Design IOTDF, start of the top module:
module IOTDF( clk, rst, in_en, iot_in, fn_sel, busy, valid, iot_out);
input          clk;
input          rst;
input          in_en;
input  [7:0]   iot_in;
input  [2:0]   fn_sel;
output         busy;
output         valid;
output [127:0] iot_out;
localparam ENCRYPT = 1, DECRYPT = 2, CRC_GEN = 3, TOP2MAX = 4, LAST2MIN = 5;
localparam FUNC_LEFT_1 = 0, FUNC_LEFT_2 = 1, FUNC_RIGHT_1 = 2, FUNC_RIGHT_2 = 3, FUNC_KEEP = 4;
reg [3:0]cnt_read_r, cnt_read_w;  
reg [2:0]cnt_round_r, cnt_round_w;  
reg [1:0]start_output_flag_r, start_output_flag_w;  
reg [2:0] fn_sel_r;
wire [2:0]fn_sel_w = fn_sel;
reg [127:0]iot_in_r, iot_in_w;
reg valid_r;
reg [127:0]iot_out1_r, iot_out1_w;
reg [127:0]iot_out2_r, iot_out2_w;
wire [63:0]IP_out;
wire [31:0]IP_out_L, IP_out_R;
wire [63:0]FP_in, FP_out;
wire [31:0]XOR_out, XOR_in1, XOR_in2;
reg [31:0]MUX_out1_63_32, MUX_out1_31_0;
wire [63:0]MUX_out1_127_64;
wire [55:0]MUX_sub_key_gen_in;
reg [2:0]sub_key_gen_func;
wire [55:0]PC1_out;
wire [47:0]KEY;
  ...
For scale: about 3400 cells after synthesis.
Settings: LEC_CHECK=0, ABC_AREA=0, CAP_MARGIN=0, CELL_PAD_IN_SITES_DETAIL_PLACEMENT=0, CORE_ASPECT_RATIO=1.92, CORE_MARGIN=2, CORE_UTILIZATION=57, CTS_CLUSTER_DIAMETER=303, MAX_ROUTING_LAYER=met4, SLEW_MARGIN=20, TNS_END_PERCENT=75; clock period 1.39 ns.
run.sh (not shown) runs the stock make flow with config.mk's settings and CLKGATE_MAP_FILE=.
The first run never finished: it broke off in 5_1_grt with GRT-0116.
Rerun with:
--- a/flow/config.mk
+++ b/flow/config.mk
@@ -12,5 +12,8 @@
 export CORE_MARGIN = 2
-export CORE_UTILIZATION = 57
-export CTS_CLUSTER_DIAMETER = 303
+export CORE_UTILIZATION = 22
+export CTS_CLUSTER_SIZE = 66
+export GPL_ROUTABILITY_DRIVEN = 0
+export HOLD_SLACK_MARGIN = -0.06
 export MAX_ROUTING_LAYER = met4
+export PLACE_DENSITY_LB_ADDON = 0.15
 export SLEW_MARGIN = 20
==> flow/constraint.sdc (replaced) <==
create_clock -name core_clock -period 3.44 [get_ports {clk}]
set_input_delay 0.6880 -clock core_clock [delete_from_list [all_inputs] [get_ports {clk}]]
set_output_delay 0.6880 -clock core_clock [all_outputs]
set_load 0.01 [all_outputs]
This time the run completed, yet does not pass: setup timing.
Die area increases to 2.6 times its value.
Area after synthesis stays the same.
Synthesized cell count is unchanged.

---

IOTDF again, from the RTL that the note above started with.
==> flow/config.mk <==
export PLATFORM = sky130hd
export DESIGN_NAME = IOTDF
export DESIGN_NICKNAME = IOTDF
export VERILOG_FILES = /design/flow/design.v
export SDC_FILE = /design/flow/constraint.sdc
export NUM_CORES = 4
export LEC_CHECK = 0
export CAP_MARGIN = 20
export CORE_MARGIN = 2
export CORE_UTILIZATION = 46
export SETUP_SLACK_MARGIN = -0.26
export SLEW_MARGIN = 20
==> flow/constraint.sdc <==
create_clock -name core_clock -period 4.62 [get_ports {clk}]
set_input_delay 0.9240 -clock core_clock [delete_from_list [all_inputs] [get_ports {clk}]]
set_output_delay 0.9240 -clock core_clock [all_outputs]
set_load 0.01 [all_outputs]
The baseline ran to the end with violations: negative setup slack.
==> next run, changes <==
- CORE_UTILIZATION: 46 -> 30
- SETUP_SLACK_MARGIN: -0.26 -> 0.1
- clock period: 4.62 -> 4.79 ns (I/O delays scaled with it)
After rerunning: The changed run reached the layout checks and failed them: negative setup slack; fmax goes up by 3.6%; via count goes down by 4.9%; worst hold slack gets better by 5.3 ps; wire length rose by 6.1%; utilization drops by 19 points; register-to-register slack gains 340 ps; clock-buffer cell count went down by 5; final area grows by 2.8%; final cell count goes up by 11%; global-route usage fell by 17 points.
==> next run, changes <==
- CORE_UTILIZATION: 30 -> 44
- CTS_CLUSTER_DIAMETER: not set -> 400
- clock period: 4.79 -> 3.27 ns (I/O delays scaled with it)
=> The changed run completed, yet does not pass: negative setup slack; hold slack degrades by 16 ps; via count climbs by a little under a tenth; routed wire length falls by a few percent; worst setup slack loses 1500 ps; core utilization increases by 23 points; count of clock-buffer cells in the layout rises by 2; non-clock buffer count increases by 403.

---

## job 876
Starting RTL as in the previous note.
==> flow/design.v (excerpt) <==
module IOTDF( clk, rst, in_en, iot_in, fn_sel, busy, valid, iot_out);
clock: 5.88 ns
lec_check: 0
cap_margin: 20
core_margin: 2
core_utilization: 30
setup_slack_margin: 0.1
slew_margin: 20
Relative to job 876, the following input files were edited for job 8745:
- CORE_UTILIZATION: 30 -> 66
- CTS_CLUSTER_DIAMETER: unset -> 314
- CTS_CLUSTER_SIZE: unset -> 41
- SETUP_SLACK_MARGIN: 0.1 -> unset
- the clock period (ns, I/O delays scaled along): 5.88 -> 4.15
### Flow results
Job 8745 failed in global routing with GRT-0116.
Number of cells upsized or downsized after cts: job 876 and job 8745 compared, higher one is job 8745
Compare job 876 and job 8745 | H-tree depth lower: job 8745
Post-detailed-placement half-perimeter wirelength: higher on job 876
Post-place instance area, job 876 and job 8745, lower one = job 876.
Job 8745 ends up with lower number of buffers created by CTS than job 876 does.
> inputs changed (job 8745 -> job 8254)
- CTS_CLUSTER_SIZE no longer set, was 41
- CORE_UTILIZATION now 48, was 66
- SETUP_SLACK_MARGIN now -0.45, previously not set
- CTS_CLUSTER_DIAMETER no longer set, was 314
- the clock period (ns, I/O delays scaled along) now 4.85, was 4.15
The width of the die of job 8254 is higher than that of job 8745. In job 8254 the implementation completed, yet the final layout does not meet the checks, the culprit being negative setup slack. Per the comparison of job 8254 with job 8745, post-CTS setup buffer count lower, die size higher, placed instance count higher, clock sink count roughly the same. Job 8745 -> job 8254: instance count of the mapped netlist delta 0, exact match.
Modified inputs, job 3064 compared to job 8254
- SETUP_SLACK_MARGIN removed (was -0.45)
- CTS_CLUSTER_SIZE newly set to 52
- CORE_UTILIZATION changed from 48 to 59
- PLACE_DENSITY newly set to 0.44
- MAX_ROUTING_LAYER newly set to met4
- CELL_PAD_IN_SITES_DETAIL_PLACEMENT newly set to 0
- the clock period (ns, I/O delays scaled along) changed from 4.85 to 3.87
--- outcome ---
Delta(core area, job 3064 - job 8254) < 0. As of job 3064, x dimension of the die had fallen by a little under 10% compared to job 8254. Taking job 8254 as the reference, in job 3064 largest buffer count on any clock path held, standard-cell row count now sits lower. Looking at placement-stage cell area, job 3064 sits 3.6% higher than job 8254 does. The lower weighted congestion reported at the end of routability-driven placement of job 3064 and job 8254 is in job 8254. Between job 3064 and job 8254, it is job 3064 whose post-cts sizing count is higher, by 104. On total CTS buffers, the higher figure sits with job 8254, not job 3064. The instance tally after logic synthesis on job 3064 is in line with that on job 8254. global routing: job 3064 exited with error.

---

IOTDF again, from the RTL that the note above started with.
export LEC_CHECK = 0
export CAP_MARGIN = 20
export CORE_MARGIN = 2
export CORE_UTILIZATION = 19
export SETUP_SLACK_MARGIN = 0.1
export SLEW_MARGIN = 20
create_clock -name core_clock -period 6.53 [get_ports {clk}]
The starting point finished with timing, DRC and antenna clean.
Change:
- CORE_UTILIZATION: 19 -> 68
- CTS_CLUSTER_DIAMETER: unset -> 348
- CTS_CLUSTER_SIZE: unset -> 34
- SETUP_SLACK_MARGIN: 0.1 -> unset
- clock period: 6.53 -> 4.15 ns (I/O delays scaled with it)
=> The new run aborted during global routing; die size drops by 72%; synthesized cell count stays the same; synthesized area is unchanged.
Change:
- ABC_AREA: unset -> 1
- CORE_UTILIZATION: 68 -> 72
- CTS_CLUSTER_DIAMETER: 348 -> 400
- CTS_CLUSTER_SIZE: 34 -> 100
- PLACE_DENSITY: unset -> 0.39
- SETUP_SLACK_MARGIN: unset -> 0.1
- clock period: 4.15 -> 1.75 ns (I/O delays scaled with it)
The changed run ended with an error in detailed placement.
Die size falls by a few percent.
Area after synthesis falls slightly.
Synthesized cell count rises by a quarter to a third.

---

## alpha
IOTDF again, from the RTL that the note above started with.
Design IOTDF, start of the top module:
module IOTDF( clk, rst, in_en, iot_in, fn_sel, busy, valid, iot_out);
Settings: LEC_CHECK=0, ABC_AREA=1, CAP_MARGIN=40, CELL_PAD_IN_SITES_GLOBAL_PLACEMENT=0, CORE_ASPECT_RATIO=0.54, CORE_MARGIN=3, CORE_UTILIZATION=52, MIN_ROUTING_LAYER=met2, PLACE_DENSITY_LB_ADDON=0.2, SETUP_SLACK_MARGIN=1.94, SLEW_MARGIN=10; clock period 9.52 ns.
No final results exist for alpha, since it was stopped by error GRT-0116 during global routing (5_1_grt).
> inputs changed (alpha -> beta)
Settings: removing CELL_PAD_IN_SITES_GLOBAL_PLACEMENT (formerly 0); removing MIN_ROUTING_LAYER (formerly met2); changing CORE_ASPECT_RATIO from 0.54 to 1.67; changing CAP_MARGIN from 40 to 20; changing CORE_MARGIN from 3 to 2; changing CORE_UTILIZATION from 52 to 58; removing ABC_AREA (formerly 1); changing SETUP_SLACK_MARGIN from 1.94 to -0.45; changing SLEW_MARGIN from 10 to 20; removing PLACE_DENSITY_LB_ADDON (formerly 0.2); setting HOLD_SLACK_MARGIN to 0.29 for the first time; changing the clock period (ns, I/O delays scaled along) from 9.52 to 4.85.
[summary]
Die area, beta and alpha: higher on alpha
alpha and beta ended up with roughly the same share of synthesized cell area in full adder, half adder and majority cells.
Instance area after placement, beta and alpha, lower one = alpha.
Diff alpha..beta | number of synthesized flops with an enable pin | unchanged
alpha -> beta: total cells reported by yosys after synthesis decreased by more than 10%
Register area share after synthesis was higher in alpha than in beta.
Stage in which a tool error killed beta: global routing (5_1_grt).
#### Input delta (gamma over beta)
Settings: swapping 58 for 50 in CORE_UTILIZATION; putting CTS_CLUSTER_SIZE at 58 where nothing was set; swapping -0.45 for -0.34 in SETUP_SLACK_MARGIN; swapping 20 for 40 in SLEW_MARGIN; clearing HOLD_SLACK_MARGIN, which used to be 0.29; clearing CORE_ASPECT_RATIO, which used to be 1.67; putting TNS_END_PERCENT at 5 where nothing was set; swapping 4.85 for 3.5 in the clock period (ns, I/O delays scaled along).
--- outcome ---
Of gamma and beta, the higher die area belongs to gamma.
Routability congestion estimate was higher in beta than in gamma.
From beta to gamma the numbers moved as follows: total setup buffers inserted after CTS went up 42, horizontal die size +70 µm, vertical die dimension went down 16%.
On gamma: number of core rows is 17% lower than what beta gave.
The layout from gamma, despite a flow that completed every stage, fails the layout checks, with the failing checks listed as negative setup slack.
gamma vs beta, HPWL after detailed placement went up by about 4%.
Diff beta -> gamma: cell total after placement now sits higher; post-synthesis area per instance was more or less identical.
Input-level comparison between delta and gamma:
Settings: CORE_UTILIZATION changed from 50 to 40; CTS_CLUSTER_SIZE removed (was 58); SETUP_SLACK_MARGIN changed from -0.34 to 0.1; SLEW_MARGIN changed from 40 to 20; TNS_END_PERCENT removed (was 5); the clock period (ns, I/O delays scaled along) changed from 3.5 to 4.05.
gamma has a lower sequential share of layout area than delta.
Of gamma and delta, the run reporting the higher routed wire length was delta.
Looking at utilization, delta sits below gamma.
No crash in gamma: every stage finished, but the layout fails its final checks due to negative setup slack.
delta: flow complete, layout not clean; failing: negative setup slack
